==> flow/design.v <==
`timescale 1ns/1ps
module updateNeuron
(
	input						clk				,
	input						rst_n			,
	input						i_run			,
	input						i_init			,
	input						i_s_lern		,
	input						i_s_infr		,
	input signed 	[24:0]  	exc_current		,
	input signed 	[24:0]  	inh_current		,
	output 						o_s_init		,
	output						o_spike			,
	output						o_valid			,
	output			[4:0]		o_neuron_idx	,
	output			[49:0]		d_c				,
	output			[4:0]		addr_c			,
	output						ce_c			,
	output						we_c			,
	input			[49:0]		q_c				,
	output			[54:0]		d_m				,
	output			[4:0]		addr_m			,
	output						ce_m			,
	output						we_m			,
	input			[54:0]		q_m
);
wire 					s_idle					;
wire 					s_init					;
wire 					s_read					;
wire 					s_calc					;
wire 					s_wrte					;
wire 					s_done					;
reg 			[3:0] 	fsm						;
reg 			[2:0] 	c_state					;
reg 			[2:0] 	n_state					;
reg 			[4:0] 	neuron_idx				;
reg signed 		[24:0] 	exc_cur_buf				;
reg signed 		[24:0] 	inh_cur_buf				;
wire signed 	[24:0] 	c_ge					;
wire signed 	[24:0] 	c_gi					;
wire signed 	[24:0] 	c_vm					;
wire signed 	[24:0] 	c_vt					;
wire 					c_ref_check				;
wire 			[3:0] 	c_ref_count				;
wire signed 	[24:0] 	e_rest = 25'd5242880	;		 
wire signed 	[24:0] 	e_exc = 25'd6881280		;		 
wire signed 	[24:0] 	e_inh = 25'd3604480		;		 
wire signed 	[24:0] 	thresh_add  = 25'd11240	;	 
wire signed 	[24:0] 	inh_max = 25'd655360	;		 
reg signed 		[24:0] 	mult_1_in_1				;
reg signed 		[17:0] 	mult_1_in_2				;
reg signed 		[24:0] 	mult_2_in_1				;
reg signed 		[17:0] 	mult_2_in_2				;
reg signed 		[24:0] 	add_max					;	
reg signed 		[42:0] 	mult_1_out				;
reg signed 		[42:0] 	mult_2_out				;
reg signed 		[24:0] 	n_ge					;
reg signed 		[24:0] 	n_gi					;
reg signed 		[24:0] 	n_vm					;
reg signed 		[24:0] 	n_vt					;
reg 					n_ref_check				;
reg 			[3:0] 	n_ref_count				;
reg 					fire					;
localparam S_IDLE = 3'b000;
localparam S_READ = 3'b001;
localparam S_CALC = 3'b010;
localparam S_WRTE = 3'b011;
localparam S_INIT = 3'b111;
localparam S_DONE = 3'b100;
always @(posedge clk or negedge rst_n) begin
	if(!rst_n) begin
		exc_cur_buf <= 25'd0;
		inh_cur_buf <= 25'd0;
	end else if(i_run) begin
		exc_cur_buf <= exc_current;
		inh_cur_buf <= inh_current;
	end
end
always @(*) begin
	n_state = c_state;
	case(c_state)
		S_IDLE: begin
			if(i_run)
				n_state = S_READ;
			if(i_init)
				n_state = S_INIT;
		end 
		S_INIT:
			if(neuron_idx == 5'd17) 
				n_state = S_IDLE;
		S_READ:
			n_state = S_CALC;
		S_CALC:
			if(fsm == 4'd9)
				n_state = S_WRTE;
		S_WRTE:
			n_state = S_DONE;
		S_DONE:
			n_state = S_IDLE;
	endcase
end
always @(posedge clk or negedge rst_n) begin
	if(!rst_n) begin
		c_state <= S_IDLE;
	end else begin
		c_state <= n_state;
	end
end
assign s_idle = (c_state == S_IDLE);
assign s_init = (c_state == S_INIT);
assign s_read = (c_state == S_READ);
assign s_calc = (c_state == S_CALC);
assign s_wrte = (c_state == S_WRTE);
assign s_done = (c_state == S_DONE);
always @(posedge clk or negedge rst_n) begin
	if(!rst_n) begin
		fsm <= 4'd0;
	end else begin
		if(s_calc) begin
			fsm <= fsm + 4'd1;
		end else begin
			fsm <= 4'd0;
		end
	end
end
always @(posedge clk or negedge rst_n) begin
	if(!rst_n) begin
		neuron_idx <= 5'd0;
	end else begin
		if(s_done || s_init) begin
			if(neuron_idx == 5'd17) begin
				neuron_idx <= 5'd0;
			end else begin
				neuron_idx <= neuron_idx + 5'd1;
			end
		end else begin
			neuron_idx <= neuron_idx;
		end
	end
end
reg signed [24:0] add2_1_in_1;
reg signed [24:0] add2_1_in_2;
reg signed [24:0] add2_2_in_1;
reg signed [24:0] add2_2_in_2;
reg signed [24:0] add3_1_in_1;
reg signed [24:0] add3_1_in_2;
reg signed [24:0] add3_1_in_3;
reg signed [24:0] add3_2_in_1;
reg signed [24:0] add3_2_in_2;
reg signed [24:0] add3_2_in_3;
(* dont_touch = "true" *) wire signed [24:0] add2_1_out;
(* dont_touch = "true" *) wire signed [24:0] add2_2_out;
(* dont_touch = "true" *) wire signed [24:0] add3_1_out;
(* dont_touch = "true" *) wire signed [24:0] add3_2_out;
always @(posedge clk or negedge rst_n) begin
	if(!rst_n) begin
		add2_1_in_1 <= 25'd0;
		add2_1_in_2 <= 25'd0;
		add2_2_in_1 <= 25'd0;
		add2_2_in_2 <= 25'd0;
		add3_1_in_1 <= 25'd0;
		add3_1_in_2 <= 25'd0;
		add3_1_in_3 <= 25'd0;
		add3_2_in_1 <= 25'd0;
		add3_2_in_2 <= 25'd0;
		add3_2_in_3 <= 25'd0;
	end else begin
		case (fsm)
			4'd0: begin
				add2_1_in_1 <= 25'd0;
				add2_1_in_2 <= 25'd0;
				add2_2_in_1 <= 25'd0;
				add2_2_in_2 <= 25'd0;
				add3_1_in_1 <= 25'd0;
				add3_1_in_2 <= 25'd0;
				add3_1_in_3 <= 25'd0;
				add3_2_in_1 <= 25'd0;
				add3_2_in_2 <= 25'd0;
				add3_2_in_3 <= 25'd0;
			end
			4'd1: begin
				add2_1_in_1 <= 25'd0;		
				add2_1_in_2 <= 25'd0;
				add2_2_in_1 <= 25'd0;		
				add2_2_in_2 <= 25'd0;
				add3_1_in_1 <= 25'd0;
				add3_1_in_2 <= 25'd0;
				add3_1_in_3 <= 25'd0;
				add3_2_in_1 <= c_ref_check ? 25'd0 : c_gi;
				add3_2_in_2 <= c_ref_check ? 25'd0 : inh_cur_buf;
				add3_2_in_3 <= c_ref_check ? 25'd0 : -(c_gi >>> 4);
			end
			4'd2: begin
				if(!c_ref_check) begin
					add2_1_in_1 <= e_exc;		 
					add2_1_in_2 <= -c_vm;
					add2_2_in_1 <= e_inh;		 
					add2_2_in_2 <= -c_vm;
					add3_1_in_1 <= c_ge;
					add3_1_in_2 <= exc_cur_buf;
					add3_1_in_3 <= -(c_ge >>> 3);
					add3_2_in_1 <= add3_2_in_1;
					add3_2_in_2 <= add3_2_in_2;
					add3_2_in_3 <= add3_2_in_3;
				end else begin
					add2_1_in_1 <= 25'd0;		 
					add2_1_in_2 <= 25'd0;
					add2_2_in_1 <= 25'd0;		 
					add2_2_in_2 <= 25'd0;
					add3_1_in_1 <= 25'd0;
					add3_1_in_2 <= 25'd0;
					add3_1_in_3 <= 25'd0;
					add3_2_in_1 <= 25'd0;
					add3_2_in_2 <= 25'd0;
					add3_2_in_3 <= 25'd0;
				end
			end
			4'd3: begin
				add2_1_in_1 <= add2_1_in_1;		
				add2_1_in_2 <= add2_1_in_2;
				add2_2_in_1 <= add2_2_in_1;		
				add2_2_in_2 <= add2_2_in_2;
				add3_1_in_1 <= add3_1_in_1;
				add3_1_in_2 <= add3_1_in_2;
				add3_1_in_3 <= add3_1_in_3;
				add3_2_in_1 <= add3_2_in_1;
				add3_2_in_2 <= add3_2_in_2;
				add3_2_in_3 <= add3_2_in_3;
			end
			4'd4: begin
				if(!c_ref_check) begin
					add2_1_in_1 <= e_rest;		 
					add2_1_in_2 <= -c_vm;
					add2_2_in_1 <= add2_2_in_1;		
					add2_2_in_2 <= add2_2_in_2;
					add3_1_in_1 <= add3_1_in_1;
					add3_1_in_2 <= add3_1_in_2;
					add3_1_in_3 <= add3_1_in_3;
					add3_2_in_1 <= add3_2_in_1;
					add3_2_in_2 <= add3_2_in_2;
					add3_2_in_3 <= add3_2_in_3;
				end else begin
					add2_1_in_1 <= 25'd0;		
					add2_1_in_2 <= 25'd0;
					add2_2_in_1 <= add2_2_in_1;		
					add2_2_in_2 <= add2_2_in_2;
					add3_1_in_1 <= add3_1_in_1;
					add3_1_in_2 <= add3_1_in_2;
					add3_1_in_3 <= add3_1_in_3;
					add3_2_in_1 <= add3_2_in_1;
					add3_2_in_2 <= add3_2_in_2;
					add3_2_in_3 <= add3_2_in_3;
				end
			end
			4'd5: begin
				add2_1_in_1 <= i_s_lern ? e_rest : 25'd0;		 
				add2_1_in_2 <= i_s_lern ? -c_vt : 25'd0;
				add2_2_in_1 <= add2_2_in_1;		
				add2_2_in_2 <= add2_2_in_2;
				add3_1_in_1 <= mult_1_out >>> 10;
				add3_1_in_2 <= mult_2_out >>> 10;
				add3_1_in_3 <= add2_1_out >>> 1;
				add3_2_in_1 <= add3_2_in_1;
				add3_2_in_2 <= add3_2_in_2;
				add3_2_in_3 <= add3_2_in_3;
			end
			4'd6: begin
				if(!c_ref_check) begin
					add2_1_in_1 <= c_vm;
					add2_1_in_2 <= add3_1_out >>> 7;
					add2_2_in_1 <= c_vt;
					add2_2_in_2 <= add2_1_out >>> 17;
					add3_1_in_1 <= add3_1_in_1;
					add3_1_in_2 <= add3_1_in_2;
					add3_1_in_3 <= add3_1_in_3;
					add3_2_in_1 <= add3_2_in_1;
					add3_2_in_2 <= add3_2_in_2;
					add3_2_in_3 <= add3_2_in_3;
				end else begin
					add2_1_in_1 <= c_vm;
					add2_1_in_2 <= 25'd0;
					add2_2_in_1 <= c_vt;
					add2_2_in_2 <= add2_1_out >>> 17;
					add3_1_in_1 <= add3_1_in_1;
					add3_1_in_2 <= add3_1_in_2;
					add3_1_in_3 <= add3_1_in_3;
					add3_2_in_1 <= add3_2_in_1;
					add3_2_in_2 <= add3_2_in_2;
					add3_2_in_3 <= add3_2_in_3;
				end
			end
			4'd7: begin
				add2_1_in_1 <= add2_1_in_1;
				add2_1_in_2 <= add2_1_in_2;
				add2_2_in_1 <= add2_2_in_1;
				add2_2_in_2 <= add2_2_in_2;
				add3_1_in_1 <= add3_1_in_1;
				add3_1_in_2 <= add3_1_in_2;
				add3_1_in_3 <= add3_1_in_3;
				add3_2_in_1 <= add3_2_in_1;
				add3_2_in_2 <= add3_2_in_2;
				add3_2_in_3 <= add3_2_in_3;
			end
			4'd8: begin
				if(fire) begin
					add2_1_in_1 <= i_s_infr ? 25'd0 : thresh_add;		 
					add2_1_in_2 <= n_vt;
					add2_2_in_1 <= add2_2_in_1;		
					add2_2_in_2 <= add2_2_in_2;
					add3_1_in_1 <= add3_1_in_1;
					add3_1_in_2 <= add3_1_in_2;
					add3_1_in_3 <= add3_1_in_3;
					add3_2_in_1 <= add3_2_in_1;
					add3_2_in_2 <= add3_2_in_2;
					add3_2_in_3 <= add3_2_in_3;
				end else begin
					add2_1_in_1 <= add2_1_in_1;		
					add2_1_in_2 <= add2_1_in_2;
					add2_2_in_1 <= add2_2_in_1;		
					add2_2_in_2 <= add2_2_in_2;
					add3_1_in_1 <= add3_1_in_1;
					add3_1_in_2 <= add3_1_in_2;
					add3_1_in_3 <= add3_1_in_3;
					add3_2_in_1 <= add3_2_in_1;
					add3_2_in_2 <= add3_2_in_2;
					add3_2_in_3 <= add3_2_in_3;
				end
			end
			default: begin
				add2_1_in_1 <= add2_1_in_1;
				add2_1_in_2 <= add2_1_in_2;
				add2_2_in_1 <= add2_2_in_1;
				add2_2_in_2 <= add2_2_in_2;
				add3_1_in_1 <= add3_1_in_1;
				add3_1_in_2 <= add3_1_in_2;
				add3_1_in_3 <= add3_1_in_3;
				add3_2_in_1 <= add3_2_in_1;
				add3_2_in_2 <= add3_2_in_2;
				add3_2_in_3 <= add3_2_in_3;
			end
		endcase
	end
end
assign add2_1_out = add2_1_in_1 + add2_1_in_2;
assign add2_2_out = add2_2_in_1 + add2_2_in_2;
assign add3_1_out = add3_1_in_1 + add3_1_in_2 + add3_1_in_3;
assign add3_2_out = add3_2_in_1 + add3_2_in_2 + add3_2_in_3;
always @(posedge clk or negedge rst_n) begin
	if(!rst_n) begin
		add_max <= 25'd0;
	end else begin
		if(fsm == 4'd2) begin
			add_max <= (inh_max < add3_2_out) ? inh_max : add3_2_out;
		end else if(fsm == 4'd8) begin
			add_max <= 25'd0;
		end else begin
			add_max <= add_max;
		end
	end
end
always @(posedge clk) begin
	mult_1_out <= mult_1_in_1 * mult_1_in_2;
	mult_2_out <= mult_2_in_1 * mult_2_in_2;
end
always @(posedge clk or negedge rst_n) begin
	if(!rst_n) begin
		mult_1_in_1 <= 25'd0;  
		mult_1_in_2 <= 18'd0; 
		mult_2_in_1 <= 25'd0; 
		mult_2_in_2 <= 18'd0; 
	end else begin
		if(fsm == 4'd3) begin
			mult_1_in_1 <= add3_1_out;  
			mult_1_in_2 <= add2_1_out >>> 7; 
			mult_2_in_1 <= add_max; 
			mult_2_in_2 <= add2_2_out >>> 7; 
		end else begin
			mult_1_in_1 <= 25'd0;  
			mult_1_in_2 <= 18'd0; 
			mult_2_in_1 <= 25'd0; 
			mult_2_in_2 <= 18'd0; 
		end
	end
end
always @(posedge clk or negedge rst_n) begin
	if(!rst_n) begin
		n_ge <= 25'd0;
		n_gi <= 25'd0;
		n_vm <= 25'd0;
		n_vt <= 25'd0;
		fire <= 1'd0;
		n_ref_check <= 1'b0;
		n_ref_count <= 4'd0;
	end else begin 
		case (fsm)
			4'd3: begin
				n_ge <= add3_1_out;
				n_gi <= add_max;
				fire <= 1'b0;
			end
			4'd5: begin
				if(c_ref_check) begin
					n_ref_count <= c_ref_count + 4'd1;
				end else begin
					n_ref_count <= c_ref_count;
				end
				n_ref_check <= c_ref_check;
			end
			4'd7: begin
				n_vm <= add2_1_out;
				n_vt <= add2_2_out;
				if(add2_1_out > add2_2_out) begin
					fire <= 1'b1;
					n_ref_check <= 1'b1;
					n_ge <= 25'd0;
					n_gi <= 25'd0;
				end
			end
			4'd9: begin
				if(fire) begin
					n_vm <= e_rest;		 
					n_vt <= add2_1_out;
				end
				if(n_ref_count == 4'd11) begin
					n_ref_check <= 1'b0;
					n_ref_count <= 4'd0;
				end
			end
		endcase
	end
end
assign ce_c 		= 		s_init || s_read || s_wrte;
assign we_c 		= 		s_init || s_wrte; 
assign ce_m 		= 		s_init || s_read || s_wrte;
assign we_m 		= 		s_init || s_wrte;
assign addr_c 		= 		neuron_idx;
assign addr_m 		= 		neuron_idx;
assign d_c 			= 		s_init ? 50'd0 : {n_ge, n_gi};
assign d_m 			= 		s_init ? {1'b0, 4'd0, e_rest, 25'd5406720} : {n_ref_check, n_ref_count, n_vm, n_vt};
assign c_ge 		= 		q_c[49:25];
assign c_gi 		= 		q_c[24:0];
assign c_vm 		= 		q_m[49:25];
assign c_vt 		= 		q_m[24:0];
assign c_ref_check 	= 		q_m[54];
assign c_ref_count 	= 		q_m[53:50];
assign o_s_init 	=	 	s_init;
assign o_spike 		= 		fire;
assign o_valid 		= 		s_done;
assign o_neuron_idx = 		neuron_idx;
endmodule
==> flow/run.sh <==
#!/bin/bash
# the make line also repeats each setting of config.mk as NAME=value (left out here)
make -C /OpenROAD-flow-scripts/flow DESIGN_CONFIG=/design/flow/config.mk WORK_HOME=/design/flow/orfs CLKGATE_MAP_FILE= finish
==> flow/config.mk <==
export PLATFORM = sky130hd
export DESIGN_NAME = updateNeuron
export DESIGN_NICKNAME = updateNeuron
export VERILOG_FILES = /design/flow/design.v
export SDC_FILE = /design/flow/constraint.sdc
export NUM_CORES = 4
export LEC_CHECK = 0
export CAP_MARGIN = 15
export CORE_MARGIN = 2
export CORE_UTILIZATION = 72
export CTS_CLUSTER_DIAMETER = 345
export CTS_CLUSTER_SIZE = 15
export SETUP_SLACK_MARGIN = 1.56
export SLEW_MARGIN = 20
==> flow/constraint.sdc <==
create_clock -name core_clock -period 5.28 [get_ports {clk}]
set_input_delay 1.0560 -clock core_clock [delete_from_list [all_inputs] [get_ports {clk}]]
set_output_delay 1.0560 -clock core_clock [all_outputs]
set_load 0.01 [all_outputs]
==> results of run 1 <==
[layout make-up]
type	instances	area (µm²)
Clock inverter	3	70.07
Inverter	989	3717
Sequential cell	581	14330
Antenna cell	12	30.03
Multi-Input combinational cell	3858	38540
Tap cell	1030	1289
Fill cell	3580	9253
Clock buffer	69	1216
Timing Repair Buffer	792	7759
[timing repair]
action                                  CTS  global route
endpoints found under the setup margin  187           207
pin swaps                               123           181
gates cloned                              9             3
resized                                 210           207
endpoints found under the hold margin     0             0
setup buffers                            46            64
[per-stage QoR]
step / area, µm² / setup slack, ns / std cells / utilization (%) / TNS [ns]
2_1_floorplan: 56530 / -0.3235 / 5699 / - / -3.523
3_3_place_gp: 62710 / -0.6653 / 7127 / 82.29 / -16.15
3_5_place_dp: 62730 / -0.8382 / 7128 / 82.32 / -21.91
4_1_cts: 65540 / -0.7471 / 7255 / 86.01 / -18.33
5_1_grt: 66930 / -1.078 / 7326 / 87.83 / -34.16
6_report: 66950 / -0.9586 / 7334 / 87.86 / -27.92
[layer usage]
metal	global-route usage, %	wire, µm	up-vias
li1	-	-	19311
met1	57.19	63550	23405
met5	0	197	-
met2	70.07	83940	3498
met4	27.52	16660	28
met3	12.40	23110	1140
==> out/qor.txt, run 1 <==
Seq share, synth -> 25.68%
Power, Total -> 15540 µW
CTS tree -> built
Yosys simple share -> 14.56%
Commonest cells in the netlist -> inv_1 (989), fa_1 (782), nand2_1 (597), dfrtp_1 (530), and2_1 (381)
CP Max Fanout -> 7
DIE WIDTH -> 282 µm
GRT overflow -> 0
Max Cap Violations -> 0
Syn avg cell area -> 9.764 µm²
MUX area fraction -> 1.066%
Root Buffer -> clkbuf_16
Final wirelength -> 187500 µm
Critical Path Sink -> mult_2_out[34]
Hold crit path type -> flop to flop
Net count after synthesis -> 6959
Global Route Usage Sum -> 45.25%
Hold_buf cts -> 0
Fp util -> 73.02%
Crit Path Category -> flop to flop
RSZ-0062 raised after global routing -> yes
Setup crit start -> mult_2_in_2[6]
Initial antenna violation count -> 28
Die Y -> 282 µm
Core Area -> 0.07620 mm²
Combinational Power Share -> 42.0%
Clock group share of total power -> 22.0%
Reg2reg start -> mult_2_in_2[6]
Leakage -> 0.03318 µW
Area share, top type -> 28.13%
Hold path start -> c_state[4]
Final Setup Violations -> 46
Count of tool warnings -> 44
Final ANT Viol Nets -> 0
Seq group -> 5590 µW
Nets -> 7526
Bufs on Longest Clock Path -> 3
HPWL Detailed -> 132300 µm
Hold WS -> 0.4354 ns
Worst reg2reg path endpoint -> mult_2_out[34]
CP bufs+invs -> 6
Worst path slowest cell -> fa_1
Synth Cell Area -> 0.05564 mm²
Crit path required time -> 5.83 ns
Unique cell types -> 89
CTS HTree Levels -> 2
CP top delay family -> adder cells
Compound Share, Synth -> 10.98%
Num Clock Sinks -> 581
Synth warn -> 1
Drt pass-1 iters -> 10
Rel. slew slack -> 20.91%
Die ar. -> 0.07952 mm²
Worst setup SP type -> flop
First-pass GRT wire length -> 271100 µm
Worst path cell trace -> buf_12, clkbuf_16, and2_4, fa_1, inv_1, fa_1, fa_1, inv_1, fa_1, fa_1, inv_1, fa_1, inv_2, ha_4, o21a_1, nor2_1, a2111o_1, a31oi_4, o211ai_1, nand2_1, nand4_1, nand4b_1, a21oi_2, xnor2_1
Sequential power share -> 36.0%
Worst R2R Setup Slack -> -0.96 ns
Logic power comb -> 6520 µW
Maximum clock rate -> 0.1603 GHz
Insertion Delay late pin -> 0.68 ns
WL/cell -> 25.56 µm
Most used flip-flop cell -> dfrtp_1
Top cells by area, synth -> fa_1 (28%), dfrtp_1 (24%), ha_1 (7.1%), inv_1 (6.7%), and2_1 (4.3%)
Post-synth EDFFs -> 0
FF-to-FF path depth -> 24
Worst Skew -> 0.07502 ns
Share of async-settable or async-resettable flops after synthesis -> 91.39%
Pwr Density -> 232.1 mW/mm²
Adder share -> 35.26%
WP depth -> 24
Layout area overhead -> 20.32%
Fin. Hold Viols -> 0
Post-DR vias/cell -> 6.461
Gpl congestion -> 0.9967
Num ports -> 288
Reg clk slew, reported paths -> 0.09 ns
Fail Reasons -> negative setup slack
P_clk -> 3420 µW
Worst Max-Slew Pin Slew -> 1.186 ns
Via count -> 47382
Final period util -> 118.2%
Clock buffer count from CTS -> 44
CP peak stage delay -> 0.51 ns
Min Clock Period, post-route -> 6.239 ns
Chip Area, Yosys -> 0.05564 mm²
Largest Pwr Group -> combinational cells
Setup ws final -> -0.9586 ns
Cell taking the most area after synthesis -> fa_1
Vias in the first global route -> 47963
Xor+xnor area frac -> 3.841%
CP Data Arrival Time -> 6.79 ns
Initial DRC count -> 5937
# Cells Yosys -> 5699
Top logic family -> adder cells
Post-Synthesis Cells -> 5699
Critical path capture point type -> flop
Net Sw Power -> 6310 µW
DR DRC count -> 0
Port Buffers -> 287
Cell-internal power -> 9226 µW
Registers, synthesis -> 581
Largest net degree at the start of global routing -> 112
Synth top cell by count -> inv_1
Worst hold stages -> 0
Most frequent CP cell -> fa_1
Outcome -> complete, but fails checks
Site Rows -> 101
Slew Viols, Final -> 0
Switching share of power -> 40.62%
Hold Path End -> c_state[1]
VDD IR max -> 0.0004191 V
==> run 2, diff against run 1 <==
Settings changed: ABC_AREA set to 1, CAP_MARGIN 15 to 35, CELL_PAD_IN_SITES_GLOBAL_PLACEMENT set to 0, CORE_MARGIN 2 to 4, CORE_UTILIZATION 72 to 47, CTS_CLUSTER_DIAMETER 345 to unset, CTS_CLUSTER_SIZE 15 to unset, GPL_ROUTABILITY_DRIVEN set to 0, MAX_ROUTING_LAYER set to met4, MIN_ROUTING_LAYER set to met1, PLACE_DENSITY_LB_ADDON set to 0.25, SETUP_SLACK_MARGIN 1.56 to 0.15, TNS_END_PERCENT set to 95.
Clock period 5.28 ns to 3.93 ns, I/O delays scaled along.
==> out/qor.txt, run 2 <==
Adder share -> 32.58%
FF-to-FF path depth -> 20
Unique cell types -> 60
Cell-internal power -> 16650 µW
Worst R2R Setup Slack -> -1.48 ns
Fail Reasons -> negative setup slack
Worst Skew -> 0.04592 ns
Sum Neg Setup Slack -> -65.43 ns
Seq share, synth -> 23.73%
Hold_buf cts -> 0
Synth warn -> 1
Most frequent CP cell -> fa_1
Root Buffer -> clkbuf_16
Maximum clock rate -> 0.1849 GHz
CTS tree -> built
Layout area overhead -> 22.89%
Area share, top type -> 25.99%
Synth Cell Area -> 0.06023 mm²
Sequential power share -> 29.1%
Chip Area, Yosys -> 0.06023 mm²
Rel. slew slack -> 41.08%
Xor+xnor area frac -> 2.121%
Commonest cells in the netlist -> nand2_1 (2018), inv_1 (1804), fa_1 (782), dfrtp_1 (530), nor2_1 (478)
Die ar. -> 0.1339 mm²
Switching share of power -> 45.45%
Net Sw Power -> 13880 µW
Registers, synthesis -> 581
Reg2reg start -> mult_2_in_2[3]
Setup crit start -> mult_2_in_2[3]
Pwr Density -> 412.5 mW/mm²
Outcome -> complete, but fails checks
MUX area fraction -> 0%
Port Buffers -> 287
Num ports -> 288
Final wirelength -> 194600 µm
Final ANT Viol Nets -> 0
Initial DRC count -> 5169
Final Setup Violations -> 50
Max Cap Violations -> 0
CP Data Arrival Time -> 5.98 ns
Reg clk slew, reported paths -> 0.06 ns
Initial antenna violation count -> 9
Most used flip-flop cell -> dfrtp_1
Power, Total -> 30530 µW
Top logic family -> adder cells
Crit Path Category -> flop to flop
CP top delay family -> adder cells
Post-DR vias/cell -> 5.286
Final period util -> 137.6%
Min Clock Period, post-route -> 5.408 ns
VDD IR max -> 0.0004413 V
Worst setup SP type -> flop
Worst path slowest cell -> fa_2
First-pass GRT wire length -> 305200 µm
Synth top cell by count -> nand2_1
Setup ws final -> -1.478 ns
Core Area -> 0.1274 mm²
CP peak stage delay -> 0.59 ns
Compound Share, Synth -> 7.643%
Worst path cell trace -> buf_12, buf_12, nand2_1, fa_1, fa_2, fa_1, inv_1, fa_2, fa_1, inv_1, fa_1, inv_1, ha_4, a21oi_2, a21boi_2, nor2_1, nor2_1, nand3_4, a21oi_2, xor2_1
Seq group -> 8890 µW
Largest Pwr Group -> combinational cells
CTS HTree Levels -> 3
Die Y -> 366.0 µm
RSZ-0062 raised after global routing -> yes
GRT overflow -> 0
Global Route Usage Sum -> 29.72%
Logic power comb -> 15000 µW
Clock buffer count from CTS -> 69
WL/cell -> 19.26 µm
Bufs on Longest Clock Path -> 3
Hold crit path type -> primary input to asynchronous set/reset pin
Insertion Delay late pin -> 0.67 ns
Leakage -> 0.03960 µW
Worst Max-Slew Pin Slew -> 0.8838 ns
Top cells by area, synth -> fa_1 (26%), dfrtp_1 (22%), nand2_1 (13%), inv_1 (11%), ha_1 (6.6%)
Slew Viols, Final -> 0
P_clk -> 6630 µW
Net count after synthesis -> 9035
Nets -> 9643
Cell taking the most area after synthesis -> fa_1
DIE WIDTH -> 366.0 µm
CP Max Fanout -> 6
Critical Path Sink -> mult_2_out[32]
Combinational Power Share -> 49.2%
Crit path required time -> 4.50 ns
Vias in the first global route -> 54651
Share of async-settable or async-resettable flops after synthesis -> 91.39%
Yosys simple share -> 20.40%
Worst reg2reg path endpoint -> mult_2_out[32]
Largest net degree at the start of global routing -> 87
Num Clock Sinks -> 581
Drt pass-1 iters -> 6
Fin. Hold Viols -> 0
Syn avg cell area -> 7.746 µm²
HPWL Detailed -> 157500 µm
Site Rows -> 131
Post-synth EDFFs -> 0
CP bufs+invs -> 5
DR DRC count -> 0
Via count -> 53419
WP depth -> 20
Fp util -> 47.29%
Critical path capture point type -> flop
Clock group share of total power -> 21.7%
# Cells Yosys -> 7775
Count of tool warnings -> 33
Post-Synthesis Cells -> 7775
Hold WS -> 0.1608 ns
Final Util -> 58.12%
-- run 2: what timing repair did --
| item | 4_1_cts | 5_1_grt |
|---|---|---|
| gates resized | 196 | 225 |
| gates cloned | 3 | 2 |
| setup buffers | 34 | 15 |
| endpoints found under the setup margin | 123 | 127 |
| pin swaps | 70 | 81 |
-- run 2: through the flow --
step | setup slack, ns | instance area (µm²) | std cells
CTS | -1.476 | 73030 | 10080
detailed placement | -1.559 | 69590 | 9920
global route | -1.684 | 74010 | 10105
finish | -1.478 | 74010 | 10106
global placement | -1.520 | 69580 | 9920
floorplan | -1.164 | 61860 | 7775
-- run 2: metal layers --
metal,global-route usage [%],up-vias,share of wire [%]
met1,39.17,26044,42
li1,-,24522,-
met3,5.624,512,8.6
met4,11.46,0,4.5
met5,-,-,0
met2,45.78,2341,45
-- run 2: layout make-up --
| cell class | instances | area (µm²) |
|---|---|---|
| Fill cell | 11277 | 53340 |
| Multi-Input combinational cell | 5055 | 40100 |
| Sequential cell | 581 | 14330 |
| Timing Repair Buffer | 856 | 8329 |
| Inverter | 1820 | 6842 |
| Tap cell | 1662 | 2079 |
| Clock buffer | 93 | 1897 |
| Clock inverter | 30 | 415.4 |
| Antenna cell | 9 | 22.52 |
==> run 3, diff against run 2 <==
Settings changed: ABC_AREA 1 to unset, CAP_MARGIN 35 to 20, CELL_PAD_IN_SITES_GLOBAL_PLACEMENT 0 to unset, CORE_MARGIN 4 to 2, CORE_UTILIZATION 47 to 66, CTS_CLUSTER_DIAMETER set to 58, GPL_ROUTABILITY_DRIVEN 0 to unset, MAX_ROUTING_LAYER met4 to unset, MIN_ROUTING_LAYER met1 to unset, PLACE_DENSITY_LB_ADDON 0.25 to unset, SETUP_SLACK_MARGIN 0.15 to unset, TNS_END_PERCENT 95 to unset.
Clock period 3.93 ns to 5.64 ns, I/O delays scaled along.
==> out/qor.txt, run 3 <==
Outcome -> complete, but fails checks
Fail Reasons -> negative setup slack
CP Max Fanout -> 5
GRT overflow -> 0
Leakage -> 0.03281 µW
Sum Neg Setup Slack -> -6.862 ns
FF-to-FF path depth -> 23
RSZ-0062 raised after global routing -> yes
Met2 usage -> 60.10%
Most used flip-flop cell -> dfrtp_1
Insertion Delay late pin -> 0.66 ns
Nets -> 7452
Initial DRC count -> 3753
WP depth -> 23
Crit Path Category -> flop to flop
Setup ws final -> -0.3942 ns
Reg clk slew, reported paths -> 0.07 ns
Layout area overhead -> 18.25%
Sequential power share -> 35.0%
P_clk -> 4750 µW
Most frequent CP cell -> fa_1
Port Buffers -> 287
Vias in the first global route -> 45026
Logic power comb -> 4970 µW
DIE WIDTH -> 294.4 µm
MUX area fraction -> 1.066%
Worst hold stages -> 0
Post-DR vias/cell -> 5.979
Via count -> 43901
Cell-internal power -> 9234 µW
Worst reg2reg path endpoint -> mult_1_out[32]
Max Cap Violations -> 0
Switching share of power -> 38.34%
Adder share -> 35.26%
Setup crit start -> mult_1_in_2[6]
Final Setup Violations -> 28
Num Clock Sinks -> 581
Critical path capture point type -> flop
# Cells Yosys -> 5699
Final ANT Viol Nets -> 0
Compound Share, Synth -> 10.98%
DR DRC count -> 0
Net Sw Power -> 5741 µW
Grt peak-use layer -> met2
Hold WS -> 0.4312 ns
Die ar. -> 0.08665 mm²
Worst setup SP type -> flop
Net count after synthesis -> 6959
Unique cell types -> 89
VDD IR max -> 0.0004338 V
Hold crit path type -> flop to flop
Initial antenna violation count -> 22
Hold path start -> c_state[4]
Routing usage on met1 -> 51.80%
Bufs on Longest Clock Path -> 3
Post-synth EDFFs -> 0
Critical Path Sink -> mult_1_out[32]
Synth Cell Area -> 0.05564 mm²
Seq group -> 5250 µW
Gpl congestion -> 0.9593
Site Rows -> 106
Count of tool warnings -> 44
Worst Skew -> 0.05076 ns
Clock group share of total power -> 31.7%
Min Clock Period, post-route -> 6.034 ns
First-pass GRT wire length -> 255900 µm
Maximum clock rate -> 0.1657 GHz
Pwr Density -> 227.6 mW/mm²
CP top delay family -> adder cells
Synth top cell by count -> inv_1
Commonest cells in the netlist -> inv_1 (989), fa_1 (782), nand2_1 (597), dfrtp_1 (530), and2_1 (381)
Worst path cell trace -> buf_12, and2_1, fa_1, inv_1, fa_1, fa_1, inv_1, fa_1, fa_1, inv_1, fa_1, inv_2, ha_4, and4_4, nand2_4, a211oi_4, o31a_1, a41oi_2, nand2b_4, a211oi_4, buf_4, o21a_1, nor2_1
Worst Max-Slew Pin Slew -> 1.088 ns
CP bufs+invs -> 6
Fin. Hold Viols -> 0
Die Y -> 294.4 µm
Hold_buf cts -> 0
Area share, top type -> 28.13%
Top logic family -> adder cells
Synth warn -> 1
Chip Area, Yosys -> 0.05564 mm²
Reg2reg start -> mult_1_in_2[6]
Syn avg cell area -> 9.764 µm²
Drt pass-1 iters -> 12
Hold Path End -> c_state[1]
Registers, synthesis -> 581
Clock buffer count from CTS -> 72
Worst path slowest cell -> fa_1
Final period util -> 107.0%
Slew Viols, Final -> 0
Rel. slew slack -> 27.12%
Root Buffer -> clkbuf_16
Share of async-settable or async-resettable flops after synthesis -> 91.39%
CTS HTree Levels -> 3
Yosys simple share -> 14.56%
Cell taking the most area after synthesis -> fa_1
Fp util -> 66.60%
WL/cell -> 22.60 µm
Worst R2R Setup Slack -> -0.39 ns
Power, Total -> 14970 µW
Largest net degree at the start of global routing -> 137
Num ports -> 288
HPWL Detailed -> 129900 µm
Top cells by area, synth -> fa_1 (28%), dfrtp_1 (24%), ha_1 (7.1%), inv_1 (6.7%), and2_1 (4.3%)
Post-Synthesis Cells -> 5699
CTS tree -> built
Final wirelength -> 166000 µm
Core Area -> 0.08356 mm²
Seq share, synth -> 25.68%
Global Route Usage Sum -> 38.85%
Largest Pwr Group -> registers
Crit path required time -> 6.15 ns
CP peak stage delay -> 0.54 ns
Xor+xnor area frac -> 3.841%
Combinational Power Share -> 33.2%
Global Route met3 Usage -> 9.615%
CP Data Arrival Time -> 6.55 ns
## run 3: through the flow
step / worst slack, ns / util, % / instances / cell area [µm²]
2_1_floorplan: -0.007642 / - / 5699 / 55940
3_3_place_gp: -0.4485 / 74.28 / 7145 / 62060
3_5_place_dp: -0.5349 / 74.28 / 7145 / 62060
4_1_cts: -0.3908 / 77.98 / 7310 / 65150
5_1_grt: -0.5710 / 78.72 / 7332 / 65770
6_report: -0.3942 / 78.75 / 7343 / 65800
## run 3: per-layer routing
| layer | part of all wire, % | vias to the layer above |
|---|---|---|
| li1 | - | 19212 |
| met1 | 39 | 22104 |
| met2 | 45 | 2076 |
| met3 | 9.9 | 487 |
| met4 | 5.6 | 22 |
| met5 | 0.086 | - |
## run 3: layout make-up
type                            instances  area (µm²)
Tap cell                             1080        1351
Timing Repair Buffer                  692        6477
Antenna cell                           11       27.53
Clock buffer                           94        1964
Clock inverter                         40       485.5
Sequential cell                       581       14330
Multi-Input combinational cell       3856       37450
Inverter                              989        3712
Fill cell                            5499       17750
## run 3: what timing repair did
item	4_1_cts	5_1_grt
setup endpoints to repair	32	37
pin swaps	92	110
setup buffers	32	24
resized	113	146
cloned	2	1
endpoints found under the hold margin	0	0
==> run 4, diff against run 3 <==
Settings changed: CORE_UTILIZATION 66 to 40, CTS_CLUSTER_DIAMETER 58 to 167, CTS_CLUSTER_SIZE set to 17, HOLD_SLACK_MARGIN set to 0.27, MIN_ROUTING_LAYER set to met1, SETUP_SLACK_MARGIN set to 0.09.
Clock period 5.64 ns to 4.14 ns, I/O delays scaled along.
==> out/qor.txt, run 4 <==
Outcome -> complete, but fails checks
Fail Reasons -> negative setup slack
Post-DR vias/cell -> 5.315
Die Y -> 377.0 µm
Post-synth EDFFs -> 0
DP Worst Slack -> -1.898 ns
Yosys simple share -> 14.56%
Insertion Delay late pin -> 0.66 ns
RSZ-0062 raised after global routing -> yes
FF-to-FF path depth -> 22
Footprint of the multi-input gates -> 0.03806 mm²
Seq share, synth -> 25.68%
Power, Total -> 19970 µW
Port Buffers -> 287
Most used flip-flop cell -> dfrtp_1
Combinational Power Share -> 43.6%
Via count -> 43943
Worst path cell trace -> buf_12, and2_1, fa_1, inv_1, fa_2, fa_2, inv_1, fa_1, fa_1, inv_1, fa_1, inv_1, ha_4, and4_1, nand2_1, a211oi_2, o31a_1, a41oi_2, nand2b_4, a211oi_4, o21ai_1, a221oi_1
Reg2reg start -> mult_1_in_2[7]
Final Cell Area -> 0.06862 mm²
Largest net degree at the start of global routing -> 90
Final ANT Viol Nets -> 0
Setup crit start -> mult_1_in_2[7]
WP depth -> 22
Top cells by area, synth -> fa_1 (28%), dfrtp_1 (24%), ha_1 (7.1%), inv_1 (6.7%), and2_1 (4.3%)
Sequential power share -> 36.0%
Compound Share, Synth -> 10.98%
Worst Max-Slew Pin Slew -> 1.082 ns
Synth top cell by count -> inv_1
Min Clock Period, post-route -> 6.093 ns
Vias in the first global route -> 45679
Global Route Usage Sum -> 25.67%
Post-Synthesis Cells -> 5699
Crit path required time -> 4.67 ns
Initial DRC count -> 3670
Registers, synthesis -> 581
Final Setup Violations -> 107
Worst Skew -> 0.05037 ns
Bufs on Longest Clock Path -> 3
# Cells Yosys -> 5699
Share of async-settable or async-resettable flops after synthesis -> 91.39%
Worst reg2reg path endpoint -> mult_1_out[33]
Worst path slowest cell -> fa_2
Rel. slew slack -> 27.88%
WL/cell -> 21.94 µm
Initial antenna violation count -> 23
Count of tool warnings -> 33
Synth Cell Area -> 0.05564 mm²
Clock buffer count from CTS -> 40
Layout area overhead -> 23.32%
HPWL Detailed -> 144800 µm
Clock group share of total power -> 20.4%
Hold crit path type -> flop to flop
Leakage -> 0.03381 µW
Synth warn -> 1
Seq group -> 7180 µW
Worst hold stages -> 2
Chip Area, Yosys -> 0.05564 mm²
P_clk -> 4080 µW
Hold path start -> add_max[17]
Gpl congestion -> 0.9297
CP top delay family -> adder cells
Net count after synthesis -> 6959
Cell taking the most area after synthesis -> fa_1
Fin. Hold Viols -> 0
Final wirelength -> 181400 µm
Site Rows -> 136
CTS tree -> built
Syn avg cell area -> 9.764 µm²
Adder share -> 35.26%
First-pass GRT wire length -> 277300 µm
DR DRC count -> 0
Fillers -> 12768
Cell-internal power -> 11940 µW
Core Area -> 0.1378 mm²
CTS HTree Levels -> 2
CP Data Arrival Time -> 6.63 ns
Setup ws final -> -1.953 ns
Switching share of power -> 40.21%
MUX area fraction -> 1.066%
Critical Path Sink -> mult_1_out[33]
Reg clk slew, reported paths -> 0.09 ns
DIE WIDTH -> 377.0 µm
Commonest cells in the netlist -> inv_1 (989), fa_1 (782), nand2_1 (597), dfrtp_1 (530), and2_1 (381)
Max Cap Violations -> 0
Num Clock Sinks -> 581
Nets -> 7703
CP Max Fanout -> 11
Worst R2R Setup Slack -> -1.95 ns
Crit Path Category -> flop to flop
CP peak stage delay -> 0.54 ns
GRT overflow -> 0
Pwr Density -> 291.0 mW/mm²
Critical path capture point type -> flop
Xor+xnor area frac -> 3.841%
Placed Area -> 0.06543 mm²
Num ports -> 288
VDD IR max -> 0.0005672 V
CP bufs+invs -> 5
Area share, top type -> 28.13%
Drt pass-1 iters -> 9
Fp util -> 40.37%
Net Sw Power -> 8031 µW
Top logic family -> adder cells
Final period util -> 147.2%
Slew Viols, Final -> 0
Worst setup SP type -> flop
Maximum clock rate -> 0.1641 GHz
Hold Path End -> add_max[17]
Register area -> 0.01432 mm²
Largest Pwr Group -> combinational cells
Die ar. -> 0.1421 mm²
Logic power comb -> 8710 µW
Root Buffer -> clkbuf_16
Unique cell types -> 89
-- run 4: timing repair --
| item | in CTS | in global routing |
|---|---|---|
| hold buffers | 1 | 0 |
| buffers inserted | 44 | 45 |
| gates cloned | 8 | 3 |
| gates resized | 186 | 156 |
| pin swaps | 105 | 132 |
| hold endpoints to repair | 45 | 0 |
| endpoints found under the setup margin | 130 | 155 |
-- run 4: layout make-up --
class	count	share of cell area, %
clock buffer	59	1.563
antenna	10	0.03647
sequential	581	20.86
tap	1794	3.271
timing repair buffer	974	13.27
clock inverter	4	0.1240
inverter	989	5.414
multi-input combinational	3857	55.46
-- run 4: per-layer routing --
layer	wire [µm]	part of all wire (%)	up-vias	track usage, %
met5	98	0.054	-	0
met4	8288	4.6	16	10.34
met3	12740	7.0	317	4.431
met2	83020	46	1424	40.37
met1	77220	43	22530	35.20
li1	-	-	19656	-
-- run 4: stage by stage --
stage	util (%)	TNS (ns)	hold slack (ns)	std cells
finish	49.78	-101.95	0.4682	8268
detailed placement	47.47	-104.65	0.4536	8119
global placement	47.47	-99.53	0.4499	8119
CTS	49.16	-100.36	0.4710	8227
floorplan	-	-49.47	0.3587	5699
global route	49.77	-124.98	0.4880	8261
==> run 5, diff against run 4 <==
Settings changed: CORE_UTILIZATION 40 to 65, CTS_CLUSTER_DIAMETER 167 to unset, CTS_CLUSTER_SIZE 17 to unset, HOLD_SLACK_MARGIN 0.27 to unset, MIN_ROUTING_LAYER met1 to unset, SETUP_SLACK_MARGIN 0.09 to unset.
Clock period 4.14 ns to 4.67 ns, I/O delays scaled along.
==> out/qor.txt, run 5 <==
Fp util -> 65.45%
Vias in the first global route -> 46202
Clock buffer count from CTS -> 69
Post-DR vias/cell -> 5.918
Register area -> 0.01432 mm²
Seq group -> 6340 µW
CP peak stage delay -> 0.57 ns
Crit path required time -> 5.21 ns
Worst Max-Slew Pin Slew -> 1.103 ns
Count of tool warnings -> 38
Area share, top type -> 28.13%
Worst setup SP type -> flop
Hold crit path type -> primary input to asynchronous set/reset pin
Min Clock Period, post-route -> 6.108 ns
Slew Viols, Final -> 0
Die ar. -> 0.08796 mm²
Rel. slew slack -> 26.49%
Fail Reasons -> negative setup slack
Initial antenna violation count -> 27
Worst path slowest cell -> fa_1
First-pass GRT wire length -> 262300 µm
Hold WS -> 0.3293 ns
Most frequent CP cell -> fa_1
RSZ-0062 raised after global routing -> yes
Syn avg cell area -> 9.764 µm²
Outcome -> complete, but fails checks
Clock group share of total power -> 31.4%
Seq share, synth -> 25.68%
Site Rows -> 107
Power, Total -> 18880 µW
Final period util -> 130.8%
Bufs on Longest Clock Path -> 3
# Cells Yosys -> 5699
Unique cell types -> 89
DIE WIDTH -> 296.6 µm
Switching share of power -> 37.80%
Compound Share, Synth -> 10.98%
Combinational Power Share -> 35.0%
Synth top cell by count -> inv_1
Adder share -> 35.26%
Insertion Delay late pin -> 0.65 ns
Critical path capture point type -> flop
Chip Area, Yosys -> 0.05564 mm²
Post-synth EDFFs -> 0
GRT overflow -> 0
Final ANT Viol Nets -> 0
Synth Cell Area -> 0.05564 mm²
HPWL Detailed -> 133200 µm
Final wirelength -> 171400 µm
Cell-internal power -> 11750 µW
Worst path cell trace -> buf_12, and2_4, fa_1, inv_1, fa_1, fa_1, inv_1, fa_1, fa_1, inv_2, fa_1, inv_2, ha_4, and4_4, a21oi_2, nand2_1, o31a_1, buf_6, a41oi_2, nand2b_4, buf_6, a21oi_4, a211oi_2, xnor2_1
Layout area overhead -> 21.74%
WP depth -> 24
Fin. Hold Viols -> 0
Final Util -> 79.68%
Root Buffer -> clkbuf_16
Footprint of the multi-input gates -> 0.03782 mm²
Synth warn -> 1
WL/cell -> 22.70 µm
CP Max Fanout -> 13
CTS HTree Levels -> 3
Sequential power share -> 33.6%
Largest Pwr Group -> combinational cells
Setup ws final -> -1.438 ns
Commonest cells in the netlist -> inv_1 (989), fa_1 (782), nand2_1 (597), dfrtp_1 (530), and2_1 (381)
Worst R2R Setup Slack -> -1.44 ns
MUX area fraction -> 1.066%
Drt pass-1 iters -> 9
Gpl congestion -> 0.9860
FF-to-FF path depth -> 24
Final Setup Violations -> 93
CP top delay family -> adder cells
Net Sw Power -> 7137 µW
Crit Path Category -> flop to flop
Port Buffers -> 287
Critical Path Sink -> mult_1_out[34]
Maximum clock rate -> 0.1637 GHz
CTS tree -> built
Placed Area -> 0.06345 mm²
Num ports -> 288
Xor+xnor area frac -> 3.841%
Fillers -> 5575
Global Route Usage Sum -> 39.38%
P_clk -> 5920 µW
CP bufs+invs -> 7
Yosys simple share -> 14.56%
Top cells by area, synth -> fa_1 (28%), dfrtp_1 (24%), ha_1 (7.1%), inv_1 (6.7%), and2_1 (4.3%)
Post-Synthesis Cells -> 5699
Leakage -> 0.03375 µW
Registers, synthesis -> 581
Die Y -> 296.6 µm
VDD IR max -> 0.0004175 V
CP Data Arrival Time -> 6.64 ns
Share of async-settable or async-resettable flops after synthesis -> 91.39%
Via count -> 44672
Core Area -> 0.08501 mm²
Cell taking the most area after synthesis -> fa_1
Reg clk slew, reported paths -> 0.06 ns
Worst Skew -> 0.03911 ns
Largest net degree at the start of global routing -> 103
Num Clock Sinks -> 581
Most used flip-flop cell -> dfrtp_1
DR DRC count -> 0
Max Cap Violations -> 0
Top logic family -> adder cells
Hold_buf cts -> 0
Reg2reg start -> mult_1_in_2[6]
Pwr Density -> 278.8 mW/mm²
Net count after synthesis -> 6959
Logic power comb -> 6620 µW
Nets -> 7595
Initial DRC count -> 3801
Setup crit start -> mult_1_in_2[6]
Worst reg2reg path endpoint -> mult_1_out[34]
Final Cell Area -> 0.06774 mm²
[run 5: repair_timing]
action                                  in CTS  in global routing
gates resized                              155                131
endpoints found under the setup margin     102                123
gates cloned                                 4                  7
pin swaps                                  103                124
buffers inserted                            35                 36
[run 5: metal layers]
layer  vias up  global-route usage [%]  share of wire [%]
met3       535                   9.549                 10
met5         -                       0              0.082
met4        22                   19.50                5.9
li1      19495                       -                  -
met1     22445                   52.25                 38
met2      2175                   61.04                 46
[run 5: layout make-up]
type | count | area share, %
diodes | 15 | 0.05541
clock buffers | 93 | 2.876
clock inverters | 33 | 0.7924
inverters | 989 | 5.480
multi-input cells | 3856 | 55.83
flip-flops and latches | 581 | 21.14
well taps | 1144 | 2.113
repair buffers | 838 | 11.71
[run 5: stage by stage]
stage	cells	worst slack (ns)	TNS [ns]
floorplan	5699	-0.9335	-24.38
global placement	7340	-1.343	-58.47
detailed placement	7340	-1.453	-63.02
CTS	7499	-1.350	-44.62
global route	7538	-1.619	-68.30
finish	7549	-1.438	-52.69
==> run 6, diff against run 5 <==
Settings changed: CAP_MARGIN 20 to 5, CORE_ASPECT_RATIO set to 1.08, CORE_MARGIN 2 to 3, CORE_UTILIZATION 65 to 72, CTS_CLUSTER_DIAMETER set to 41, CTS_CLUSTER_SIZE set to 38, GPL_ROUTABILITY_DRIVEN set to 1, GPL_TIMING_DRIVEN set to 1, SETUP_SLACK_MARGIN set to 1.26.
Clock period 4.67 ns to 5.57 ns, I/O delays scaled along.
==> out/qor.txt, run 6 <==
Max Cap Violations -> 0
MUX area fraction -> 1.066%
DP Worst Slack -> -0.5923 ns
Initial antenna violation count -> 22
Final wirelength -> 204500 µm
Non-filler cells, final -> 7373
CTS HTree Levels -> 3
Registers, synthesis -> 581
Net count after synthesis -> 6959
CTS tree -> built
Synth Cell Area -> 0.05564 mm²
Slew Viols, Final -> 0
Num ports -> 288
Vias in the first global route -> 50325
Worst Skew -> 0.05352 ns
Fin. Hold Viols -> 0
Worst setup SP type -> flop
Top logic family -> adder cells
FF-to-FF path depth -> 22
Worst R2R Setup Slack -> -1.04 ns
Leakage -> 0.03378 µW
Logic power comb -> 5980 µW
Crit Path Category -> flop to flop
Syn avg cell area -> 9.764 µm²
Commonest cells in the netlist -> inv_1 (989), fa_1 (782), nand2_1 (597), dfrtp_1 (530), and2_1 (381)
Largest Pwr Group -> combinational cells
Reg2reg start -> mult_2_in_2[6]
WP depth -> 22
Setup ws final -> -1.040 ns
Compound Share, Synth -> 10.98%
Die Y -> 294.9 µm
Hold Path End -> c_state[1]
RSZ-0062 raised after global routing -> yes
CP peak stage delay -> 0.61 ns
Post-DR vias/cell -> 6.643
Hold WS -> 0.4299 ns
CP bufs+invs -> 5
Hold path start -> c_state[4]
Yosys simple share -> 14.56%
Worst path slowest cell -> fa_1
Most frequent CP cell -> fa_1
Core Area -> 0.07633 mm²
Final period util -> 118.7%
Final Setup Violations -> 41
Hold crit path type -> flop to flop
Chip Area, Yosys -> 0.05564 mm²
# placed instances -> 7094
Placed Area -> 0.06234 mm²
Grt peak-use layer -> met2
P_clk -> 5630 µW
GRT overflow -> 0
WL/cell -> 27.74 µm
Setup crit start -> mult_2_in_2[6]
Min Clock Period, post-route -> 6.610 ns
Worst path cell trace -> buf_12, and2_4, fa_1, inv_1, fa_1, fa_1, fa_1, inv_1, fa_1, inv_1, fa_1, inv_1, ha_1, nand3_4, a2111o_1, a31oi_4, o211ai_1, nand2b_1, and2_4, o21a_1, nor2_2, xnor2_1
Post-synth EDFFs -> 0
Count of tool warnings -> 47
Net Sw Power -> 6798 µW
Worst hold stages -> 0
Maximum clock rate -> 0.1513 GHz
Global Route Usage Sum -> 47.27%
Synth warn -> 1
Largest net degree at the start of global routing -> 114
Seq share, synth -> 25.68%
Outcome -> complete, but fails checks
Synth top cell by count -> inv_1
Reg clk slew, reported paths -> 0.07 ns
DIE WIDTH -> 273.5 µm
Routing usage on met1 -> 56.39%
Clock buffer count from CTS -> 79
Area share, top type -> 28.13%
Critical path capture point type -> flop
Seq group -> 5360 µW
Switching share of power -> 40.07%
Critical Path Sink -> mult_2_out[28]
Root Buffer -> clkbuf_16
Fp util -> 72.90%
Post-Synthesis Cells -> 5699
CP top delay family -> adder cells
Clock group share of total power -> 33.2%
Insertion Delay late pin -> 0.67 ns
Most used flip-flop cell -> dfrtp_1
Cell taking the most area after synthesis -> fa_1
Num Clock Sinks -> 581
Fail Reasons -> negative setup slack
Met2 usage -> 73.81%
Layout area overhead -> 22.53%
Gpl congestion -> 1.020
Rel. slew slack -> 21.03%
Nets -> 7538
Crit path required time -> 6.13 ns
Worst reg2reg path endpoint -> mult_2_out[28]
Final ANT Viol Nets -> 0
DR DRC count -> 0
CP Data Arrival Time -> 7.17 ns
Via count -> 48980
Xor+xnor area frac -> 3.841%
Initial DRC count -> 6667
Combinational Power Share -> 35.3%
VDD IR max -> 0.0004373 V
Final Cell Area -> 0.06818 mm²
First-pass GRT wire length -> 287900 µm
# Cells Yosys -> 5699
Sequential power share -> 31.6%
Hold_buf cts -> 0
Share of async-settable or async-resettable flops after synthesis -> 91.39%
Cell-internal power -> 10170 µW
Pwr Density -> 248.8 mW/mm²
CP Max Fanout -> 6
HPWL Detailed -> 133000 µm
Bufs on Longest Clock Path -> 3
Global Route met3 Usage -> 14.64%
Site Rows -> 105
Worst Max-Slew Pin Slew -> 1.184 ns
Drt pass-1 iters -> 13
Adder share -> 35.26%
Port Buffers -> 287
Unique cell types -> 89
Top cells by area, synth -> fa_1 (28%), dfrtp_1 (24%), ha_1 (7.1%), inv_1 (6.7%), and2_1 (4.3%)
Die ar. -> 0.08066 mm²
[run 6: timing repair]
item | CTS | global route
pin swaps | 126 | 171
endpoints found under the setup margin | 126 | 128
gates cloned | 10 | 1
resized | 198 | 209
setup buffers | 58 | 49
[run 6: per-stage QoR]
| step | utilization, % | TNS (ns) | power [µW] |
|---|---|---|---|
| 5_1_grt | 89.28 | -31.11 | 17430 |
| 3_5_place_dp | 81.68 | -9.058 | 10240 |
| 6_report | 89.33 | -27.18 | 16960 |
| 3_3_place_gp | 81.68 | -6.824 | 10130 |
| 4_1_cts | 87.59 | -9.400 | 16110 |
| 2_1_floorplan | - | -0.03351 | 8246 |
[run 6: cell type report]
type / instances / area [µm²]
well taps: 1016 / 1271
diodes: 13 / 32.53
clock buffers: 82 / 2018
inverters: 989 / 3715
fillers: 3369 / 8147
repair buffers: 770 / 7492
flip-flops and latches: 581 / 14320
multi-input cells: 3857 / 38420
clock inverters: 65 / 914.6
[run 6: metal layers]
layer | routed length, µm | up-vias
met3 | 27470 | 1615
met4 | 21740 | 24
met1 | 64190 | 23651
met5 | 284 | -
li1 | - | 19370
met2 | 90860 | 4320
==> run 7, diff against run 6 <==
Settings changed: CAP_MARGIN 5 to 0, CELL_PAD_IN_SITES_DETAIL_PLACEMENT set to 2, CORE_ASPECT_RATIO 1.08 to 0.56, CORE_MARGIN 3 to 5, CORE_UTILIZATION 72 to 35, CTS_CLUSTER_DIAMETER 41 to 283, CTS_CLUSTER_SIZE 38 to unset, GPL_TIMING_DRIVEN 1 to 0, HOLD_SLACK_MARGIN set to -0.04, PLACE_DENSITY_LB_ADDON set to 0.25, SETUP_SLACK_MARGIN 1.26 to -0.01, SLEW_MARGIN 20 to 0, TNS_END_PERCENT set to 70.
Clock period 5.57 ns to 5.67 ns, I/O delays scaled along.
==> out/qor.txt, run 7 <==
Outcome -> complete, but fails checks
Fail Reasons -> max-capacitance violations, max-slew violations, negative setup slack
Post-Synthesis Cells -> 5699
Most frequent CP cell -> fa_1
Reg clk slew, reported paths -> 0.09 ns
Crit path required time -> 6.21 ns
Synth warn -> 1
First-pass GRT wire length -> 424100 µm
Hold Path End -> c_state[1]
Initial DRC count -> 8295
Reg2reg start -> mult_2_in_1[24]
Maximum clock rate -> 0.1294 GHz
Min Clock Period, post-route -> 7.728 ns
Most used flip-flop cell -> dfrtp_1
Num Clock Sinks -> 581
CP Data Arrival Time -> 8.27 ns
Initial antenna violation count -> 73
CP Max Fanout -> 10
Worst Skew -> 0.1092 ns
Worst R2R Setup Slack -> -2.06 ns
Non-filler cells, final -> 8520
FF-to-FF path depth -> 22
Top cells by area, synth -> fa_1 (28%), dfrtp_1 (24%), ha_1 (7.1%), inv_1 (6.7%), and2_1 (4.3%)
Compound Share, Synth -> 10.98%
Cell-internal power -> 9108 µW
Commonest cells in the netlist -> inv_1 (989), fa_1 (782), nand2_1 (597), dfrtp_1 (530), and2_1 (381)
Via count -> 55416
CTS tree -> built
Worst reg2reg path endpoint -> mult_2_out[33]
Bufs on Longest Clock Path -> 3
DR DRC count -> 0
Worst path cell trace -> clkbuf_1, nand2_1, fa_1, inv_1, fa_1, inv_1, fa_1, inv_1, fa_1, fa_1, inv_1, fa_1, inv_1, ha_1, nand3_2, nor2_2, o211ai_1, nand2_2, nand4_1, nand4b_1, buf_6, xor2_4
Port Buffers -> 286
Gpl congestion -> 1.007
Xor+xnor area frac -> 3.841%
Share of async-settable or async-resettable flops after synthesis -> 91.39%
Worst path slowest cell -> fa_1
Combinational Power Share -> 41.1%
Setup ws final -> -2.058 ns
Max Cap Violations -> 5
RSZ-0062 raised after global routing -> yes
Vias in the first global route -> 57022
Worst hold stages -> 0
Leakage -> 0.03283 µW
Worst Max-Slew Pin Slew -> 1.768 ns
WL/cell -> 41.46 µm
Seq share, synth -> 25.68%
Final ANT Viol Nets -> 0
Post-DR vias/cell -> 6.504
Global Route Usage Sum -> 35.17%
Largest Pwr Group -> combinational cells
CTS HTree Levels -> 2
Die ar. -> 0.1674 mm²
Slew Viols, Final -> 48
Hold path start -> c_state[4]
Core Area -> 0.1579 mm²
Critical path capture point type -> flop
Yosys simple share -> 14.56%
CP bufs+invs -> 7
Post-synth EDFFs -> 0
CP peak stage delay -> 0.99 ns
Setup crit start -> mult_2_in_1[24]
Synth Cell Area -> 0.05564 mm²
Switching share of power -> 46.25%
Sequential power share -> 31.5%
Placed Area -> 0.06173 mm²
Num ports -> 288
GRT overflow -> 0
WP depth -> 22
Syn avg cell area -> 9.764 µm²
Final Setup Violations -> 103
Crit Path Category -> flop to flop
Largest net degree at the start of global routing -> 116
Area share, top type -> 28.13%
Logic power comb -> 6970 µW
Layout area overhead -> 23.42%
Fin. Hold Viols -> 0
Synth top cell by count -> inv_1
CP top delay family -> adder cells
Insertion Delay late pin -> 0.74 ns
Nets -> 7546
Drt pass-1 iters -> 10
Pwr Density -> 246.7 mW/mm²
Adder share -> 35.26%
Cell taking the most area after synthesis -> fa_1
Power, Total -> 16940 µW
Seq group -> 5330 µW
Clock buffer count from CTS -> 58
VDD IR max -> 0.0002958 V
# placed instances -> 8107
Clock group share of total power -> 27.4%
Count of tool warnings -> 53
MUX area fraction -> 1.066%
# Cells Yosys -> 5699
HPWL Detailed -> 214300 µm
Top logic family -> adder cells
Fp util -> 35.23%
P_clk -> 4640 µW
Rel. slew slack -> -18.28%
DIE WIDTH -> 542.8 µm
Critical Path Sink -> mult_2_out[33]
Net Sw Power -> 7837 µW
Die Y -> 308.4 µm
Hold crit path type -> flop to flop
Unique cell types -> 89
Site Rows -> 109
Final period util -> 136.3%
Root Buffer -> clkbuf_16
Worst setup SP type -> flop
Registers, synthesis -> 581
DP Worst Slack -> -2.151 ns
Net count after synthesis -> 6959
Final wirelength -> 353200 µm
Chip Area, Yosys -> 0.05564 mm²
Sum Neg Setup Slack -> -76.14 ns
Final Cell Area -> 0.06868 mm²
run 7: layer usage:
layer	wire length (µm)	part of all wire (%)	global-route usage [%]
met4	31740	9.0	17.92
met3	54430	15	14.11
met2	141000	40	50.31
met5	1036	0.29	0
met1	125000	35	45.94
run 7: cell type report:
class	instances	area, µm²
fill	16388	89250
multi-input combinational	3856	38150
sequential	581	14400
timing repair buffer	531	5255
inverter	989	3720
tap	2109	2639
buffer	269	2266
clock buffer	82	1712
clock inverter	26	344.1
antenna	77	192.7
run 7: metrics by stage:
stage | util (%) | hold slack, ns
6_report | 43.49 | 0.4362
3_3_place_gp | 38.87 | 0.3998
4_1_cts | 42.29 | 0.4430
3_5_place_dp | 39.09 | 0.4211
5_1_grt | 43.41 | 0.4552
2_1_floorplan | - | 0.3587
run 7: repair_timing:
item | 4_1_cts | 5_1_grt
setup endpoints to repair | 100 | 94
pin swaps | 109 | 154
buffers inserted | 144 | 96
hold buffers | 0 | 0
gates resized | 518 | 276
gates cloned | 0 | 1
==> run 8, diff against run 7 <==
Settings changed: CAP_MARGIN 0 to 15, CELL_PAD_IN_SITES_DETAIL_PLACEMENT 2 to unset, CORE_ASPECT_RATIO 0.56 to unset, CORE_MARGIN 5 to 2, CORE_UTILIZATION 35 to 72, CTS_CLUSTER_DIAMETER 283 to 79, CTS_CLUSTER_SIZE set to 15, GPL_ROUTABILITY_DRIVEN 1 to unset, GPL_TIMING_DRIVEN 0 to unset, HOLD_SLACK_MARGIN -0.04 to unset, PLACE_DENSITY_LB_ADDON 0.25 to unset, SETUP_SLACK_MARGIN -0.01 to 1.57, SLEW_MARGIN 0 to 20, TNS_END_PERCENT 70 to 5.
Clock period 5.67 ns to 5.28 ns, I/O delays scaled along.
==> out/qor.txt, run 8 <==
Outcome -> complete, but fails checks
Fail Reasons -> negative setup slack
CP top delay family -> adder cells
FF-to-FF path depth -> 23
Gpl congestion -> 1.015
Worst setup SP type -> flop
Largest net degree at the start of global routing -> 113
Yosys simple share -> 14.56%
Critical path capture point type -> flop
Initial antenna violation count -> 21
Global Route Usage Sum -> 44.96%
Min Clock Period, post-route -> 6.349 ns
Core Area -> 0.07620 mm²
Via count -> 45687
Crit Path Category -> flop to flop
Critical Path Sink -> mult_2_out[31]
Site Rows -> 101
Commonest cells in the netlist -> inv_1 (989), fa_1 (782), nand2_1 (597), dfrtp_1 (530), and2_1 (381)
Combinational Power Share -> 39.4%
Clock group share of total power -> 23.3%
Synth Cell Area -> 0.05564 mm²
CP bufs+invs -> 9
Clock buffer count from CTS -> 47
Synth top cell by count -> inv_1
HPWL Detailed -> 131500 µm
Maximum clock rate -> 0.1575 GHz
MUX area fraction -> 1.066%
Root Buffer -> clkbuf_16
Layout area overhead -> 18.67%
Share of async-settable or async-resettable flops after synthesis -> 91.39%
Num ports -> 288
Cell-internal power -> 8991 µW
CP peak stage delay -> 0.66 ns
Insertion Delay late pin -> 0.65 ns
Net count after synthesis -> 6959
GRT overflow -> 0
Seq group -> 5650 µW
Reg clk slew, reported paths -> 0.07 ns
Setup crit start -> mult_2_in_2[6]
Count of tool warnings -> 38
Worst Max-Slew Pin Slew -> 1.348 ns
Hold WS -> 0.4555 ns
Cell taking the most area after synthesis -> fa_1
CP Data Arrival Time -> 6.88 ns
Xor+xnor area frac -> 3.841%
Num Clock Sinks -> 581
Net Sw Power -> 6147 µW
Die ar. -> 0.07952 mm²
DIE WIDTH -> 282 µm
Top cells by area, synth -> fa_1 (28%), dfrtp_1 (24%), ha_1 (7.1%), inv_1 (6.7%), and2_1 (4.3%)
Worst hold stages -> 0
Adder share -> 35.26%
Max Cap Violations -> 0
Fp util -> 73.02%
# Cells Yosys -> 5699
Registers, synthesis -> 581
Post-DR vias/cell -> 6.287
Compound Share, Synth -> 10.98%
Worst path slowest cell -> fa_1
Largest Pwr Group -> combinational cells
Worst path cell trace -> buf_12, clkbuf_16, buf_4, and2_1, fa_1, inv_1, fa_1, fa_1, inv_1, fa_1, fa_1, inv_1, fa_1, inv_1, ha_1, nor2_1, o211ai_1, o211ai_1, nand2_1, buf_6, a21o_1, buf_4, xor2_1
Slew Viols, Final -> 0
Unique cell types -> 89
Area share, top type -> 28.13%
Hold path start -> c_state[4]
CTS tree -> built
Worst R2R Setup Slack -> -1.07 ns
Synth warn -> 1
Reg2reg start -> mult_2_in_2[6]
Pwr Density -> 229.2 mW/mm²
Final Util -> 86.66%
Hold crit path type -> flop to flop
Worst reg2reg path endpoint -> mult_2_out[31]
VDD IR max -> 0.0003913 V
DR DRC count -> 0
Power, Total -> 15140 µW
Bufs on Longest Clock Path -> 3
Top logic family -> adder cells
Final Setup Violations -> 44
Worst Skew -> 0.03195 ns
RSZ-0062 raised after global routing -> yes
Post-synth EDFFs -> 0
Post-Synthesis Cells -> 5699
Most used flip-flop cell -> dfrtp_1
Syn avg cell area -> 9.764 µm²
WP depth -> 23
Seq share, synth -> 25.68%
CTS HTree Levels -> 2
Final ANT Viol Nets -> 0
Switching share of power -> 40.61%
Port Buffers -> 287
Crit path required time -> 5.81 ns
Final period util -> 120.3%
Die Y -> 282 µm
First-pass GRT wire length -> 268400 µm
Drt pass-1 iters -> 10
Sequential power share -> 37.3%
WL/cell -> 24.56 µm
Leakage -> 0.03325 µW
Fin. Hold Viols -> 0
Initial DRC count -> 5079
Rel. slew slack -> 9.742%
Hold Path End -> c_state[1]
Nets -> 7449
Final wirelength -> 178500 µm
P_clk -> 3530 µW
Chip Area, Yosys -> 0.05564 mm²
Vias in the first global route -> 47695
Setup ws final -> -1.069 ns
CP Max Fanout -> 6
Most frequent CP cell -> fa_1
Logic power comb -> 5960 µW
## run 8: repair_timing
action                                 CTS  global route
pin swaps                              193           208
setup endpoints to repair              190           205
buffers inserted                        36            16
hold buffers                             0             0
endpoints found under the hold margin    0             0
gates resized                          223           204
gates cloned                             5             1
## run 8: final cells by class
cell class | count | area (µm²)
Antenna cell | 16 | 40.04
Sequential cell | 581 | 14330
Inverter | 989 | 3715
Tap cell | 1030 | 1289
Clock buffer | 73 | 1294
Clock inverter | 8 | 132.6
Timing Repair Buffer | 714 | 6963
Fill cell | 3827 | 10170
Multi-Input combinational cell | 3856 | 38280
## run 8: metrics by stage
step                      setup TNS, ns  cells  setup WS [ns]  area (µm²)
after floorplan                  -4.196   5699        -0.3247       56230
after global placement           -18.79   7110        -0.7831       62350
after detailed placement         -23.11   7111        -0.8938       62370
after CTS                        -17.79   7233        -0.7806       65060
after global routing             -34.89   7256         -1.189       66010
final                            -28.26   7267         -1.069       66030
## run 8: per-layer routing
| metal | share of wire [%] | routed length [µm] | global-route usage, % | up-vias |
|---|---|---|---|---|
| met3 | 12 | 21580 | 13.55 | 861 |
| li1 | - | - | - | 19173 |
| met5 | 0.052 | 93 | 0 | - |
| met1 | 34 | 61510 | 55.15 | 22669 |
| met2 | 46 | 81400 | 70.70 | 2968 |
| met4 | 7.8 | 13910 | 26.87 | 16 |
Power is estimated from default activity; no workload was simulated.
